Setup of v36:
Design rv32i_core, start of the top module:
module rv32i_core(clk,rst,imem_data,dmem_rdata,  
                  imem_addr,dmem_addr,dmem_wdata,dmem_we,dmem_size  
                  );
==> flow/config.mk <==
export PLATFORM = sky130hd
export DESIGN_NAME = rv32i_core
export DESIGN_NICKNAME = rv32i_core
export VERILOG_FILES = /design/flow/design.v
export SDC_FILE = /design/flow/constraint.sdc
export NUM_CORES = 4
export LEC_CHECK = 0
export ABC_AREA = 1
export CAP_MARGIN = 10
export CELL_PAD_IN_SITES_GLOBAL_PLACEMENT = 2
export CORE_MARGIN = 10
export CORE_UTILIZATION = 24
export CTS_CLUSTER_DIAMETER = 207
export GPL_TIMING_DRIVEN = 0
export MAX_ROUTING_LAYER = met4
export MIN_ROUTING_LAYER = met2
export SETUP_SLACK_MARGIN = -0.16
export SLEW_MARGIN = 5
export TNS_END_PERCENT = 60
==> flow/constraint.sdc <==
create_clock -name core_clock -period 13.9 [get_ports {clk}]
set_input_delay 2.7800 -clock core_clock [delete_from_list [all_inputs] [get_ports {clk}]]
set_output_delay 2.7800 -clock core_clock [all_outputs]
set_load 0.01 [all_outputs]
run.sh (not shown) runs the stock make flow with config.mk's settings and CLKGATE_MAP_FILE=.
FAIL v36 @ 5_1_grt: tool exited with error
Changes in v6 relative to v36:
- setting CTS_CLUSTER_SIZE to 41 for the first time
- removing GPL_TIMING_DRIVEN (formerly 0)
- changing SLEW_MARGIN from 5 to 20
- removing MAX_ROUTING_LAYER (formerly met4)
- removing TNS_END_PERCENT (formerly 60)
- removing SETUP_SLACK_MARGIN (formerly -0.16)
- changing CORE_MARGIN from 10 to 2
- removing CELL_PAD_IN_SITES_GLOBAL_PLACEMENT (formerly 2)
- removing CTS_CLUSTER_DIAMETER (formerly 207)
- changing CAP_MARGIN from 10 to 5
- changing CORE_UTILIZATION from 24 to 70
- removing MIN_ROUTING_LAYER (formerly met2)
- removing ABC_AREA (formerly 1)
- changing the clock period (ns, I/O delays scaled along) from 13.9 to 5.64
### Flow results
- v6 did not make it past 5_1_grt, where a tool error ended it.
- Compared with v36, in v6 number of buffers added by the clock tree synthesis step went down 23%, synthesized area went down by 1400 µm², pre-CTS setup slack decreased 5.24 ns, port buffer count roughly the same, synthesis area per yosys shrank by 1.8%.
- | post-CTS setup repair buffer count | v6 vs v36 | 60 higher |
- Between v36 and v6, synthesized area per cell increased.
The inputs of v1 differ from those of v6 as listed below.
- a change of CAP_MARGIN from 5 to 35
- a change of SLEW_MARGIN from 20 to 30
- a change of CORE_UTILIZATION from 70 to 66
- a change of CTS_CLUSTER_SIZE from 41 to 21
- a change of the clock period (ns, I/O delays scaled along) from 5.64 to 5.78
[summary]
- v1 never completed; the flow aborted with a tool error in 5_1_grt.
- v1 vs v6 — number of setup buffers added after CTS dropped 12.
- On die size, the lower figure sits with v6, not v1.
- Chip area estimate from yosys synthesis: v6 vs v1 identical
[inputs] v13 vs v1
- swapping 30 for 35 in SLEW_MARGIN
- swapping 66 for 67 in CORE_UTILIZATION
- swapping 35 for 20 in CAP_MARGIN
- swapping 21 for 36 in CTS_CLUSTER_SIZE
- swapping 5.78 for 5.74 in the clock period (ns, I/O delays scaled along)
Each of v13 and v1 falls short of a clean finish. v13 did not finish; a tool error ended it in 5_1_grt. Against v1 as the reference, v13 delivers a lower buffers inserted during post-CTS setup optimization. Compared with v1, v13 shows a lower width of the chip. Summary of v13 over v1: number of synthesized flops with an enable pin about even; initial cell density of the core rose 0.99 points; die area fell about 1.5%; Yosys chip area about even. Cell count after placement: v13 vs v1 — no meaningful difference.
> inputs changed (v13 -> v58)
- clearing CTS_CLUSTER_SIZE, which used to be 36
- swapping 35 for 20 in SLEW_MARGIN
- swapping 67 for 40 in CORE_UTILIZATION
- swapping 5.74 for 7.86 in the clock period (ns, I/O delays scaled along)
--- outcome ---
- Of v13 and v58, only v58 finishes the flow clean.
- Cell row count grows by more than a quarter when moving from v13 to v58.
- Delta (v58 minus v13): post-CTS setup buffer count saw a decrease; die span in y now sits higher.
- Diff v58 and v13: number of gates resized after cts lower in v58
- Relative to v13, the CTS buffer count of v58 is higher by 10.
- v58: area of placed instances about 3% below v13
- Per the comparison of v58 with v13, die area now larger, post-placement cell count +7.9%, global placement routability congestion shows a reduction of 8.4%.
## Diff of input files: v26 against v58
- setting SETUP_SLACK_MARGIN to 1.61 for the first time
- changing CORE_UTILIZATION from 40 to 68
- setting CTS_CLUSTER_SIZE to 41 for the first time
- changing the clock period (ns, I/O delays scaled along) from 7.86 to 5.6
Findings:
Flow for v26 halted at 4_1_cts, error code DPL-0033. HPWL reported at the end of detailed placement ends up lower on v58. Taking v58 as the reference, in v26 core region area went down by 41%, die area -41%, post-placement worst setup slack went down by 1.15 ns. Changes observed in v26 relative to v58: synthesized cell count about even, cell area after synthesis has remained practically unchanged.

* * *

Setup of job 5696:
Starting RTL as in the previous note.
export LEC_CHECK = 0
export ABC_AREA = 1
export CAP_MARGIN = 0
export CELL_PAD_IN_SITES_DETAIL_PLACEMENT = 2
export CORE_MARGIN = 2
export CORE_UTILIZATION = 71
export CTS_CLUSTER_DIAMETER = 183
export CTS_CLUSTER_SIZE = 35
export GPL_ROUTABILITY_DRIVEN = 0
export GPL_TIMING_DRIVEN = 0
export MAX_ROUTING_LAYER = met4
export MIN_ROUTING_LAYER = met2
export SLEW_MARGIN = 5
create_clock -name core_clock -period 12.3 [get_ports {clk}]
Status(job 5696) = ERROR, stage = detailed placement (3_5_place_dp)
The inputs of job 6825 differ from those of job 5696 as listed below.
# job 5696
export LEC_CHECK = 0
export ABC_AREA = 1
export CAP_MARGIN = 0
export CELL_PAD_IN_SITES_DETAIL_PLACEMENT = 2
export CORE_MARGIN = 2
export CORE_UTILIZATION = 71
export CTS_CLUSTER_DIAMETER = 183
export CTS_CLUSTER_SIZE = 35
export GPL_ROUTABILITY_DRIVEN = 0
export GPL_TIMING_DRIVEN = 0
export MAX_ROUTING_LAYER = met4
export MIN_ROUTING_LAYER = met2
export SLEW_MARGIN = 5
create_clock -name core_clock -period 12.3 [get_ports {clk}]
# job 6825
export LEC_CHECK = 0
export CAP_MARGIN = 20
export CORE_MARGIN = 2
export CORE_UTILIZATION = 58
export CTS_CLUSTER_SIZE = 21
export SLEW_MARGIN = 20
create_clock -name core_clock -period 4.36 [get_ports {clk}]
Results
STATUS run=job 6825 STAGES=ALL_DONE FINAL_CHECKS=FAILED CAUSE=negative setup slack
Post-synthesis cell area on job 6825 is ahead of job 5696.
[compare] base=job 5696 new=job 6825: effective utilization at floorplan fell by 13 points; adder and majority gate portion of the synthesized area stayed essentially flat; number of cell instances after yosys synthesis fell by 39%.
In the tables for job 6825 and job 5696, gate count of the mapped netlist reads lower with job 6825.
Overall chip area: lower on job 5696
Inputs modified between job 6825 and job 1939:
# job 6825
export LEC_CHECK = 0
export CAP_MARGIN = 20
export CORE_MARGIN = 2
export CORE_UTILIZATION = 58
export CTS_CLUSTER_SIZE = 21
export SLEW_MARGIN = 20
create_clock -name core_clock -period 4.36 [get_ports {clk}]
# job 1939
export LEC_CHECK = 0
export CAP_MARGIN = 20
export CORE_MARGIN = 2
export CORE_UTILIZATION = 66
export SLEW_MARGIN = 30
create_clock -name core_clock -period 5.78 [get_ports {clk}]
### Flow results
Job 1939 never completed; the flow aborted with a tool error in global routing (5_1_grt).
Job 1939 vs job 6825: area of the placeable core down in job 1939
Job 1939: count of buffers added by post-CTS timing repair for setup about 17% below job 6825
Synthesized cell count: job 6825 vs job 1939 identical
Comparing half-perimeter wire length of the detailed placement result for job 1939 and job 6825, the smaller number came from job 1939.
Taking job 6825 as the reference point, the placement row count of job 1939 falls by 9.
Reported for job 1939 and job 6825, number of I/O pins turned out identical to the last digit.
Of job 1939 and job 6825, the run reporting the lower total die size was job 1939.
Between job 6825 and job 1939, worst slack after detailed placement increased.
Count of cells resized by post-cts repair ended up 127 higher on job 1939 than on job 6825.
## Diff of input files: job 3403 against job 1939
# job 1939
export LEC_CHECK = 0
export CAP_MARGIN = 20
export CORE_MARGIN = 2
export CORE_UTILIZATION = 66
export SLEW_MARGIN = 30
create_clock -name core_clock -period 5.78 [get_ports {clk}]
# job 3403
export LEC_CHECK = 0
export CAP_MARGIN = 35
export CORE_MARGIN = 2
export CORE_UTILIZATION = 66
export CTS_CLUSTER_SIZE = 37
export SLEW_MARGIN = 30
create_clock -name core_clock -period 5.78 [get_ports {clk}]
==> results <==
Job 3403 | ERROR | global routing (5_1_grt)
Between job 3403 and job 1939, it is job 3403 whose worst setup slack before clock tree synthesis is higher, by 0.0059 ns.
Placed cell area: job 1939 vs job 3403, no meaningful difference
On TritonCTS sink count, job 1939 tracks job 3403 almost exactly.
Diff job 1939 -> job 3403: area of the die did not really move; HPWL after detailed placement did not really move.
The following lists how job 4716 was set up differently from job 3403:
# job 3403
export LEC_CHECK = 0
export CAP_MARGIN = 35
export CORE_MARGIN = 2
export CORE_UTILIZATION = 66
export CTS_CLUSTER_SIZE = 37
export SLEW_MARGIN = 30
create_clock -name core_clock -period 5.78 [get_ports {clk}]
# job 4716
export LEC_CHECK = 0
export CAP_MARGIN = 20
export CORE_MARGIN = 2
export CORE_UTILIZATION = 68
export SETUP_SLACK_MARGIN = -0.27
export SLEW_MARGIN = 20
create_clock -name core_clock -period 4.96 [get_ports {clk}]
## What came out
- Job 3403 → job 4716: last weighted congestion value of the routability-driven placer went up 4.7%; synthesis area per yosys ~0 delta; half-perimeter wire length after placement increased by about 1.5% relative to the old numbers; die area now smaller.
- Job 4716 | ERROR | global routing (5_1_grt)
- Re worst setup slack after placement: job 3403 was higher than job 4716.
- Summary of job 4716 over job 3403: horizontal die size decreased by about 1.5% relative to the old numbers; number of buffers created by CTS decreased by 3 relative to the old numbers; starting utilization of the core area increased by 2.1 points relative to the old numbers; placed instance area increased by about 2.1% relative to the old numbers.
